run A:
// mul_A
module mul_A (CLK, RESETn, a, b, y);
	parameter bw = 32;
	input [bw-1:0] a, b;
	input CLK;
	input RESETn;
	output [2*bw-1:0] y;
	reg [bw-1:0] a_pipe [bw-1:0];
	reg [bw-1:0] b_pipe [bw-1:0];
	reg [2*bw-1:0] partials [bw-1:0];
	genvar i, j;
	for(i=0; i<bw; i=i+1) begin : gen1
		always@(posedge CLK) begin
			if(!RESETn) begin
				a_pipe[i] <= 0;
				b_pipe[i] <= 0;
				partials[i] <= 0;
			end
			else begin
				if(i==0) begin
					a_pipe[i] <= a;
					b_pipe[i] <= b;
					partials[i] <=(a_pipe[i][i] ? b_pipe[i] << i : 0);
				end
				else begin
					a_pipe[i] <= a_pipe[i-1];
					b_pipe[i] <= b_pipe[i-1];
					partials[i] <=(a_pipe[i][i] ? b_pipe[i] << i : 0) + partials[i-1];
				end				
			end
		end
	end
	assign y = partials[bw-1];
endmodule
For scale: ~130 I/O pins, roughly 140000 µm² of cells after synthesis.
clock: 4.2 ns
lec_check: 0
cap_margin: 20
core_margin: 2
core_utilization: 20
slew_margin: 20
run.sh (not shown) runs the stock make flow with config.mk's settings and CLKGATE_MAP_FILE=.
Relative to run A, the following input files were edited for run B:
- setting CTS_CLUSTER_SIZE to 31 for the first time
- setting SETUP_SLACK_MARGIN to 0.97 for the first time
- changing CORE_UTILIZATION from 20 to 72
- changing the clock period (ns, I/O delays scaled along) from 4.2 to 3.64
### Flow results
- Run B terminated abnormally: global routing (5_1_grt) reported ODB-0269.
- When run B is measured against run A, its estimated wirelength of the detail-placed design turns out 2100 µm higher.
- Run B gives less post-place setup slack than run A did.
- When run B is measured against run A, its number of buffers added for setup after CTS turns out 164 higher.
- Run A has a lower cell resize tally after clock tree synthesis than run B.
- Compared with run A, run B shows final weighted congestion in routability-driven placement higher by 0.11.
- As far as number of enable flip-flop cells goes, run A and run B are indistinguishable; the numbers are identical.
### run B -> run C
- CTS_CLUSTER_DIAMETER newly set to 97
- CTS_CLUSTER_SIZE changed from 31 to 33
- SETUP_SLACK_MARGIN changed from 0.97 to 1.02
- the clock period (ns, I/O delays scaled along) changed from 3.64 to 3.55
Notes after the runs:
Run C: it failed with a tool error in global routing (5_1_grt), so there are no final results. Run B -> run C: die boundary height delta 0, exact match. Run C -> run B: synthesized cell count delta 0, exact match. From run B to run C, post-synth tally of flip-flops with integrated enable did not move at all.
Modified inputs, run D compared to run C
- CTS_CLUSTER_DIAMETER changed from 97 to 92
- CTS_CLUSTER_SIZE changed from 33 to 20
- SETUP_SLACK_MARGIN removed (was 1.02)
- CORE_UTILIZATION changed from 72 to 70
- the clock period (ns, I/O delays scaled along) changed from 3.55 to 2.88
Findings:
Run D finished all stages; however, its layout fails the closing checks, the failures being negative setup slack.
Number of H-tree levels ended up 1 higher on run D than on run C.
Diff run D..run C | number of cells produced by synthesis | unchanged
Between run D and run C, it is run D whose placer's final routability congestion estimate is higher, by about 1.9%.
Total placed cells including tap cells ends up higher on run D.
Lower number of buffers created by CTS among run C and run D: run C
Run C → run D: die extent in y has increased; placed instance area went up.
As of run D, floorplan row count had risen slightly compared to run C.
Changes observed in run D relative to run C: parity-gate share of the synthesized area counting xor and xnor cells shows no meaningful change; post-synthesis cell area shows no meaningful change.

========
The RTL this note starts from:
==> flow/design.v <==
module mul_A (CLK, RESETn, a, b, y);
	parameter bw = 32;
	input [bw-1:0] a, b;
	input CLK;
	input RESETn;
	output [2*bw-1:0] y;
	reg [bw-1:0] a_pipe [bw-1:0];
	reg [bw-1:0] b_pipe [bw-1:0];
	reg [2*bw-1:0] partials [bw-1:0];
	genvar i, j;
	for(i=0; i<bw; i=i+1) begin : gen1
		always@(posedge CLK) begin
			if(!RESETn) begin
				a_pipe[i] <= 0;
				b_pipe[i] <= 0;
				partials[i] <= 0;
			end
			else begin
				if(i==0) begin
					a_pipe[i] <= a;
					b_pipe[i] <= b;
					partials[i] <=(a_pipe[i][i] ? b_pipe[i] << i : 0);
				end
				else begin
					a_pipe[i] <= a_pipe[i-1];
					b_pipe[i] <= b_pipe[i-1];
					partials[i] <=(a_pipe[i][i] ? b_pipe[i] << i : 0) + partials[i-1];
				end				
			end
		end
	end
	assign y = partials[bw-1];
endmodule
Settings: LEC_CHECK=0, ABC_AREA=1, CAP_MARGIN=40, CORE_MARGIN=2, CORE_UTILIZATION=72, CTS_CLUSTER_SIZE=10, PLACE_DENSITY=0.74, SETUP_SLACK_MARGIN=0.13, SLEW_MARGIN=20; clock period 1.45 ns.
The baseline stopped in 5_1_grt (GRT-0116).
Next try:
Settings changed: ABC_AREA 1 to default, CAP_MARGIN 40 to 20, CTS_CLUSTER_SIZE 10 to default, PLACE_DENSITY 0.74 to 0.95, SETUP_SLACK_MARGIN 0.13 to 0.21.
Clock period 1.45 ns to 3.64 ns, I/O delays scaled along.
With this change the flow reached the layout checks and failed them: negative setup slack. Area after synthesis shrinks by 19%. Synthesized cell count falls by 46%. Die size is lower by about 19%.
Next try:
Settings changed: ABC_AREA from default to 1, PLACE_DENSITY 0.95 to default, SETUP_SLACK_MARGIN 0.21 to default.
Clock period 3.64 ns to 1.45 ns, I/O delays scaled along.
=>
- This time the run failed in 4_1_cts
- die size grows by 23%
- synthesized cell count grows by 86%
- synthesized area grows by 23%
Next try:
Settings changed: ABC_AREA 1 to default, CTS_CLUSTER_SIZE from default to 33, SETUP_SLACK_MARGIN from default to 0.21.
Clock period 1.45 ns to 3.64 ns, I/O delays scaled along.
=> Now the flow finished but failed the layout checks on negative setup slack; synthesized cell count went down by 46%; die size went down by about 19%; area after synthesis went down by about 19%.

========
// mul_A: RTL as listed in full above, without the edits since
clock: 4.08 ns
lec_check: 0
abc_area: 1
cap_margin: 20
core_aspect_ratio: 1.28
core_margin: 2
core_utilization: 72
cts_cluster_size: 10
setup_slack_margin: 0.29
slew_margin: 20
Rerun with:
- ABC_AREA: 1 -> not set
- CORE_ASPECT_RATIO: 1.28 -> not set
- CTS_CLUSTER_SIZE: 10 -> 40
- PLACE_DENSITY: not set -> 0.41
- SETUP_SLACK_MARGIN: 0.29 -> 0.97
- clock period: 4.08 -> 3.64 ns (I/O delays scaled with it)
After rerunning: The new run failed in 5_1_grt with ODB-0269. Die area shrinks by 19%. Area after synthesis falls by 19%. Synthesized cell count drops by 46%.
